==> inputs of trial 47 <==
// apollo_top
module apollo_top(
	input clk,
   input rst_n,
	input rs232_rx,	 
	output rs232_tx,	 
	input[7:0] in_ad_data,
	output out_ad_clk,
	output Sftclk,
	output Lchclk,
	output SDout,
	output test1,
	output test2
    );
clock: 5.04 ns
lec_check: 0
abc_area: 1
cap_margin: 5
cell_pad_in_sites_detail_placement: 2
core_aspect_ratio: 1.55
core_margin: 2
core_utilization: 43
cts_cluster_diameter: 121
gpl_routability_driven: 0
hold_slack_margin: 0.08
place_density_lb_addon: 0.18
slew_margin: 0
run.sh (not shown) runs the stock make flow with config.mk's settings and CLKGATE_MAP_FILE=.
==> build 32 (differences from trial 47) <==
ABC_AREA = unset   (was 1)
CAP_MARGIN = 20   (was 5)
CELL_PAD_IN_SITES_DETAIL_PLACEMENT = unset   (was 2)
CORE_ASPECT_RATIO = unset   (was 1.55)
CORE_UTILIZATION = 72   (was 43)
CTS_CLUSTER_DIAMETER = unset   (was 121)
CTS_CLUSTER_SIZE = 32   (was unset)
GPL_ROUTABILITY_DRIVEN = unset   (was 0)
HOLD_SLACK_MARGIN = -0.09   (was 0.08)
PLACE_DENSITY_LB_ADDON = unset   (was 0.18)
SLEW_MARGIN = 20   (was 0)
==> flow/constraint.sdc (replaced) <==
create_clock -name core_clock -period 17.0 [get_ports {clk}]
set_input_delay 3.4000 -clock core_clock [delete_from_list [all_inputs] [get_ports {clk}]]
set_output_delay 3.4000 -clock core_clock [all_outputs]
set_load 0.01 [all_outputs]
==> trial 73 (differences from trial 47) <==
ABC_AREA = unset   (was 1)
CAP_MARGIN = 20   (was 5)
CELL_PAD_IN_SITES_DETAIL_PLACEMENT = unset   (was 2)
CORE_ASPECT_RATIO = unset   (was 1.55)
CORE_UTILIZATION = 70   (was 43)
CTS_CLUSTER_DIAMETER = unset   (was 121)
GPL_ROUTABILITY_DRIVEN = unset   (was 0)
HOLD_SLACK_MARGIN = unset   (was 0.08)
PLACE_DENSITY_LB_ADDON = 0.0   (was 0.18)
SETUP_SLACK_MARGIN = 1.28   (was unset)
SLEW_MARGIN = 20   (was 0)
==> flow/constraint.sdc (replaced) <==
create_clock -name core_clock -period 4.38 [get_ports {clk}]
set_input_delay 0.8760 -clock core_clock [delete_from_list [all_inputs] [get_ports {clk}]]
set_output_delay 0.8760 -clock core_clock [all_outputs]
set_load 0.01 [all_outputs]
==> build 93 (differences from trial 47) <==
ABC_AREA = unset   (was 1)
CAP_MARGIN = 20   (was 5)
CELL_PAD_IN_SITES_DETAIL_PLACEMENT = unset   (was 2)
CORE_ASPECT_RATIO = unset   (was 1.55)
CORE_UTILIZATION = 68   (was 43)
CTS_CLUSTER_DIAMETER = unset   (was 121)
GPL_ROUTABILITY_DRIVEN = unset   (was 0)
HOLD_SLACK_MARGIN = unset   (was 0.08)
PLACE_DENSITY_LB_ADDON = unset   (was 0.18)
SLEW_MARGIN = 20   (was 0)
==> flow/constraint.sdc (replaced) <==
create_clock -name core_clock -period 7.86 [get_ports {clk}]
set_input_delay 1.5720 -clock core_clock [delete_from_list [all_inputs] [get_ports {clk}]]
set_output_delay 1.5720 -clock core_clock [all_outputs]
set_load 0.01 [all_outputs]
==> results <==
metric                                                                              trial 47                                     build 32                                     trial 73                                     build 93
Status                                                              timing/DRC/antenna clean                     timing/DRC/antenna clean                     timing/DRC/antenna clean                     timing/DRC/antenna clean
Final HPWL DP                                                                      130000 um                                     56500 um                                     59000 um                                     55400 um
Beginning of the worst register-to-register path    receiver.get_rssi.d_buf[248]$_DFFE_PN0P_  receiver.get_rssi.rssi_buf[504]$_DFFE_PN0P_  receiver.get_rssi.rssi_buf[505]$_DFFE_PN0P_  receiver.get_rssi.rssi_buf[504]$_DFFE_PN0P_
First-iteration detailed-routing DRC count                                              4509                                         2194                                         2003                                         2192
Min-Delay Path Depth                                                                       -                                            0                                            -                                            0
Total chip power                                                                    0.0233 W                                    0.00635 W                                     0.0246 W                                     0.0137 W
Complex Gates by Area                                                                  6.44%                                        5.78%                                        5.78%                                        5.78%
Worst slew margin relative to its limit                                                5.62%                                        28.6%                                        26.3%                                        29.5%
Leak pwr                                                                             33.7 nW                                      31.0 nW                                      31.3 nW                                      31.1 nW
Critical path's largest stage delay                                                  0.57 ns                                      0.64 ns                                      0.43 ns                                      0.64 ns
Detail Route met3 WL                                                                14200 um                                      3090 um                                      2930 um                                      2980 um
Hold path start                                                                            -               uart.uart_tx.rx_int0$_DFF_PN0_                                            -               uart.uart_tx.rx_int0$_DFF_PN0_
Area growth syn-to-layout                                                              11.5%                                        10.0%                                        11.4%                                        10.2%
Placeable core region                                                             0.135 mm^2                                  0.0787 mm^2                                  0.0805 mm^2                                  0.0833 mm^2
Internal power consumption                                                          0.0175 W                                    0.00507 W                                     0.0197 W                                     0.0110 W
Sequential share of power                                                              47.9%                                        51.8%                                        51.8%                                        51.7%
Minimum setup slack after placement                                                  1.92 ns                                      9.58 ns                                      1.03 ns                                      3.59 ns
Total via count in the routed design                                                   52557                                        32434                                        32639                                        32092
Tap cell count                                                                          1785                                         1050                                         1060                                         1080
MI comb area                                                                     0.0209 mm^2                                  0.0216 mm^2                                  0.0219 mm^2                                  0.0216 mm^2
Total CTS buffers                                                                        138                                          139                                          137                                          139
Cell total in the yosys stat output                                                     6825                                         4423                                         4423                                         4423
Logic depth of the worst register-to-register path                                        16                                           12                                           13                                           12
Slew @ Worst Pin                                                                     1.40 ns                                      1.07 ns                                      1.11 ns                                      1.06 ns
Power and IR drop assume default switching activity.
